== lane 1 ==
Design main, start of the top module:
module main(
    input wire clk,
    input wire rst,
    input wire [3:0] sensor,
    input wire [2:0] sw,
    output wire [1:0] servo
    );
Size: roughly 2,400 cells after synthesis, about 11 I/O pins.
clock: 7.18 ns
lec_check: 0
abc_area: 1
cap_margin: 20
core_aspect_ratio: 0.71
core_margin: 2
core_utilization: 59
cts_cluster_diameter: 364
cts_cluster_size: 100
place_density: 0.36
slew_margin: 20
run.sh (not shown) runs the stock make flow with config.mk's settings and CLKGATE_MAP_FILE=.
Final checks on lane 1, whose flow otherwise completed, came back failing, citing setup timing.
#### Input delta (lane 2 over lane 1)
# lane 1
export LEC_CHECK = 0
export ABC_AREA = 1
export CAP_MARGIN = 20
export CORE_ASPECT_RATIO = 0.71
export CORE_MARGIN = 2
export CORE_UTILIZATION = 59
export CTS_CLUSTER_DIAMETER = 364
export CTS_CLUSTER_SIZE = 100
export PLACE_DENSITY = 0.36
export SLEW_MARGIN = 20
create_clock -name core_clock -period 7.18 [get_ports {clk}]
# lane 2
export LEC_CHECK = 0
export ABC_AREA = 1
export CAP_MARGIN = 20
export CORE_MARGIN = 2
export CORE_UTILIZATION = 72
export CTS_CLUSTER_SIZE = 99
export SLEW_MARGIN = 20
create_clock -name core_clock -period 12.7 [get_ports {clk}]
Results
Diff lane 1 -> lane 2: first-iteration DRC count now larger; post-CTS setup buffer count saw a decrease.
Lane 2 ended with less fmax than lane 1.
Per the comparison of lane 2 with lane 1, clock distribution area overhead in the final layout now sits higher, synthesized area divided by synthesized cell count ~0 delta, global-route wire length before repair -about 12%.
Lane 2 finished end to end and its layout was clean on timing, DRC and antenna.
Diff lane 1 -> lane 2 | logic depth of the worst path, buffers included | decrease of 3
Critical path launch point: my_pid.error_dif[9] -> lane 2, my_pid.error_dif[3] -> lane 1

* * *

main again, from the RTL that the note above started with.
// main
module main(
    input wire clk,
    input wire rst,
    input wire [3:0] sensor,
    input wire [2:0] sw,
    output wire [1:0] servo
    );
clock: 7.94 ns
lec_check: 0
abc_area: 1
cap_margin: 20
core_margin: 2
core_utilization: 72
cts_cluster_diameter: 254
cts_cluster_size: 98
slew_margin: 20
tns_end_percent: 10
The baseline finished but failed the layout checks on negative setup slack.
Next try:
- ABC_AREA: 1 -> default
- CORE_UTILIZATION: 72 -> 46
- CTS_CLUSTER_DIAMETER: 254 -> default
- CTS_CLUSTER_SIZE: 98 -> default
- TNS_END_PERCENT: 10 -> default
- clock period: 7.94 -> 7.18 ns (I/O delays scaled with it)
What happened:
- The new run finished but fails on negative setup slack
- synthesized area goes up by a few percent
- cell count barely changes
- sequential share of layout area goes down by 2.7 points
- design area goes up by about a fifth
Next try:
- ABC_AREA: default -> 1
- CORE_UTILIZATION: 46 -> 65
- CTS_CLUSTER_DIAMETER: default -> 364
- CTS_CLUSTER_SIZE: default -> 100
- PLACE_DENSITY: default -> 0.36
The new run produced a layout that fails on negative setup slack.
Hold slack improved by 11 ps.
Global-route usage increases by 10 points.
Sequential cell count is unchanged.
Core utilization increases by 24 points.
First-iteration DRC count increases by 120%.
Routed wire length increases by 11%.

* * *

== run A ==
main again, from the RTL that the note above started with.
clock: 10.6 ns
lec_check: 0
abc_area: 1
cap_margin: 35
cell_pad_in_sites_detail_placement: 2
core_aspect_ratio: 0.6
core_margin: 2
core_utilization: 67
cts_cluster_diameter: 24
cts_cluster_size: 78
gpl_timing_driven: 0
hold_slack_margin: -0.0
max_routing_layer: met5
min_routing_layer: met2
place_density_lb_addon: 0.27
setup_slack_margin: 2.74
slew_margin: 35
tns_end_percent: 35
Run A: aborted in 3_5_place_dp (tool error)
Setup changes, run A to run B
==> flow/config.mk <==
export PLATFORM = sky130hd
export DESIGN_NAME = main
export DESIGN_NICKNAME = main
export VERILOG_FILES = /design/flow/design.v
export SDC_FILE = /design/flow/constraint.sdc
export NUM_CORES = 4
export LEC_CHECK = 0
export CAP_MARGIN = 35
export CORE_ASPECT_RATIO = 0.6
export CORE_MARGIN = 2
export CORE_UTILIZATION = 18
export CTS_CLUSTER_DIAMETER = 169
export GPL_TIMING_DRIVEN = 0
export HOLD_SLACK_MARGIN = -0.0
export MAX_ROUTING_LAYER = met4
export PLACE_DENSITY_LB_ADDON = 0.27
export SETUP_SLACK_MARGIN = 2.74
export SLEW_MARGIN = 35
export TNS_END_PERCENT = 55
==> flow/constraint.sdc <==
create_clock -name core_clock -period 10.7 [get_ports {clk}]
set_input_delay 2.1400 -clock core_clock [delete_from_list [all_inputs] [get_ports {clk}]]
set_output_delay 2.1400 -clock core_clock [all_outputs]
set_load 0.01 [all_outputs]
Notes after the runs:
- Of run B and run A, the lower number of different library cells in the post-synthesis netlist belongs to run A.
- Comparing number of standard cells after synthesis for run B and run A, the bigger number came from run A.
- Run B reports a lower sequential area share after synthesis than run A does.
- Total standard cell area after synthesis, run B and run A, lower one = run A.
- Against run A, run B reports a horizontal extent of the die that is higher.
- Run B -> stages 100% | layout checks FAIL | setup timing
Input changes introduced in run C (baseline for comparison: run B):
--- a/flow/config.mk
+++ b/flow/config.mk
@@ -8,3 +8,3 @@
 export CAP_MARGIN = 35
-export CORE_ASPECT_RATIO = 0.6
+export CORE_ASPECT_RATIO = 0.8
 export CORE_MARGIN = 2
@@ -16,4 +16,4 @@
 export PLACE_DENSITY_LB_ADDON = 0.27
-export SETUP_SLACK_MARGIN = 2.74
-export SLEW_MARGIN = 35
+export SETUP_SLACK_MARGIN = 3.12
+export SLEW_MARGIN = 20
 export TNS_END_PERCENT = 55
==> comparison <==
Complete run, failing final checks: run C, reason setup timing. Largest net degree at the start of global routing on run C is down relative to run B. From run B to run C, count of multi-input gates did not move at all. Run C ends up with lower met3 usage than run B does. Of run B and run C, the run reporting the lower cell count was run C. In the tables for run B and run C, utilization reads higher with run B. Re count of endpoints failing hold in the final timing report: no difference whatsoever between run B and run C. Looking at run B and run C, the clock tree cell share of total cell area is a wash.
Edits applied to the flow inputs when going from run C to run D:
==> flow/config.mk <==
export PLATFORM = sky130hd
export DESIGN_NAME = main
export DESIGN_NICKNAME = main
export VERILOG_FILES = /design/flow/design.v
export SDC_FILE = /design/flow/constraint.sdc
export NUM_CORES = 4
export LEC_CHECK = 0
export ABC_AREA = 1
export CAP_MARGIN = 35
export CORE_ASPECT_RATIO = 0.8
export CORE_MARGIN = 2
export CORE_UTILIZATION = 48
export CTS_CLUSTER_DIAMETER = 130
export CTS_CLUSTER_SIZE = 90
export HOLD_SLACK_MARGIN = -0.0
export MAX_ROUTING_LAYER = met5
export PLACE_DENSITY_LB_ADDON = 0.27
export SLEW_MARGIN = 20
export TNS_END_PERCENT = 5
Results
Every stage of run D finished as expected; the final checks, on the other hand, flagged setup timing, which means the layout fails.
Summary of run D over run C: area of all placed cells without fillers lower; via-per-instance ratio higher; sequential share of layout area higher; met1 global-route usage higher.
Run C reports its top logic cell family in the synthesized netlist as AND-OR/OR-AND gates while run D reports simple AND/OR/NAND/NOR gates.
A origin of the worst setup path of my_pid.error_dif[8] is what run D shows, while my_pid.error_dif[2] belongs to run C.

* * *

## JK
main again, from the RTL that the note above started with.
Design main, start of the top module:
module main(
    input wire clk,
    input wire rst,
    input wire [3:0] sensor,
    input wire [2:0] sw,
    output wire [1:0] servo
    );
clock: 6.59 ns
lec_check: 0
abc_area: 1
cap_margin: 20
core_margin: 2
core_utilization: 69
cts_cluster_diameter: 336
cts_cluster_size: 98
place_density: 0.4
slew_margin: 20
tns_end_percent: 5
Although JK finished all stages, its layout failed final checks on setup timing.
Setup changes, JK to PW
- TNS_END_PERCENT no longer set, was 5
- CTS_CLUSTER_DIAMETER no longer set, was 336
- PLACE_DENSITY no longer set, was 0.4
- CORE_UTILIZATION now 40, was 69
- CTS_CLUSTER_SIZE no longer set, was 98
- ABC_AREA no longer set, was 1
- the clock period (ns, I/O delays scaled along) now 14.0, was 6.59
PW completed end to end with timing, DRC and antenna clean. Diff JK -> PW: filler cell count up about 200%; area inside the core boundary up 18,000 µm². Sequential cell count came out exactly the same in PW and JK. Compared to JK, PW has multi-input combinational gate total 5.3% lower. Delta (PW minus JK): via count decreased 11%, final critical delay including setup and external delays increased 2.18 ns. Relative to JK, the standard cell area after detailed placement measured on PW has decreased by a little under 10%. Delta (PW minus JK): distinct cell type count of the synthesized netlist moved up.

* * *

main again, from the RTL that the note above started with.
export LEC_CHECK = 0
export ABC_AREA = 1
export CAP_MARGIN = 35
export CORE_ASPECT_RATIO = 0.8
export CORE_MARGIN = 2
export CORE_UTILIZATION = 18
export CTS_CLUSTER_DIAMETER = 130
export CTS_CLUSTER_SIZE = 100
export HOLD_SLACK_MARGIN = -0.0
export MAX_ROUTING_LAYER = met5
export PLACE_DENSITY_LB_ADDON = 0.27
export SETUP_SLACK_MARGIN = -1.06
export SLEW_MARGIN = 20
export TNS_END_PERCENT = 55
create_clock -name core_clock -period 10.7 [get_ports {clk}]
The starting point produced a layout that fails on setup timing.
Edit:
Settings changed: CORE_ASPECT_RATIO 0.8 to 0.93, CORE_UTILIZATION 18 to 72, CTS_CLUSTER_SIZE 100 to not set, PLACE_DENSITY set to 0.35, PLACE_DENSITY_LB_ADDON 0.27 to not set, SETUP_SLACK_MARGIN -1.06 to 3.14.
Clock period 10.7 ns to 11.9 ns, I/O delays scaled along.
With this change the flow aborted during global routing (5_1_grt).
Area after synthesis stays the same.
Die area is lower by well over a third.
Synthesized cell count stays the same.
Edit:
Settings changed: ABC_AREA 1 to not set, CORE_ASPECT_RATIO 0.93 to 0.8, CORE_UTILIZATION 72 to 57, CTS_CLUSTER_SIZE set to 57, PLACE_DENSITY 0.35 to not set, PLACE_DENSITY_LB_ADDON set to 0.27, SETUP_SLACK_MARGIN 3.14 to -1.03.
Clock period 11.9 ns to 10.7 ns, I/O delays scaled along.
This time the run reached the layout checks and failed them: setup timing. Die size increases by 29%. Synthesized cell count decreases by 14%. Synthesized area increases by 2.7%.
Edit:
Settings changed: ABC_AREA set to 1, CAP_MARGIN 35 to 20, CORE_ASPECT_RATIO 0.8 to not set, CTS_CLUSTER_DIAMETER 130 to not set, CTS_CLUSTER_SIZE 57 to not set, HOLD_SLACK_MARGIN -0.0 to not set, MAX_ROUTING_LAYER met5 to not set, PLACE_DENSITY_LB_ADDON 0.27 to not set, SETUP_SLACK_MARGIN -1.03 to not set, TNS_END_PERCENT 55 to not set.
Clock period 10.7 ns to 10.1 ns, I/O delays scaled along.
Effect: The new run reached the layout checks and failed them: setup timing. Area after synthesis fell by 2.6%. Routed wire length went down by 12%. Global-route usage fell by 1.5 points. Sequential cell count does not change. Utilization went down by 2.6 points. Register-to-register slack gains 0.62 ns. First-iteration DRC count falls by 20%.
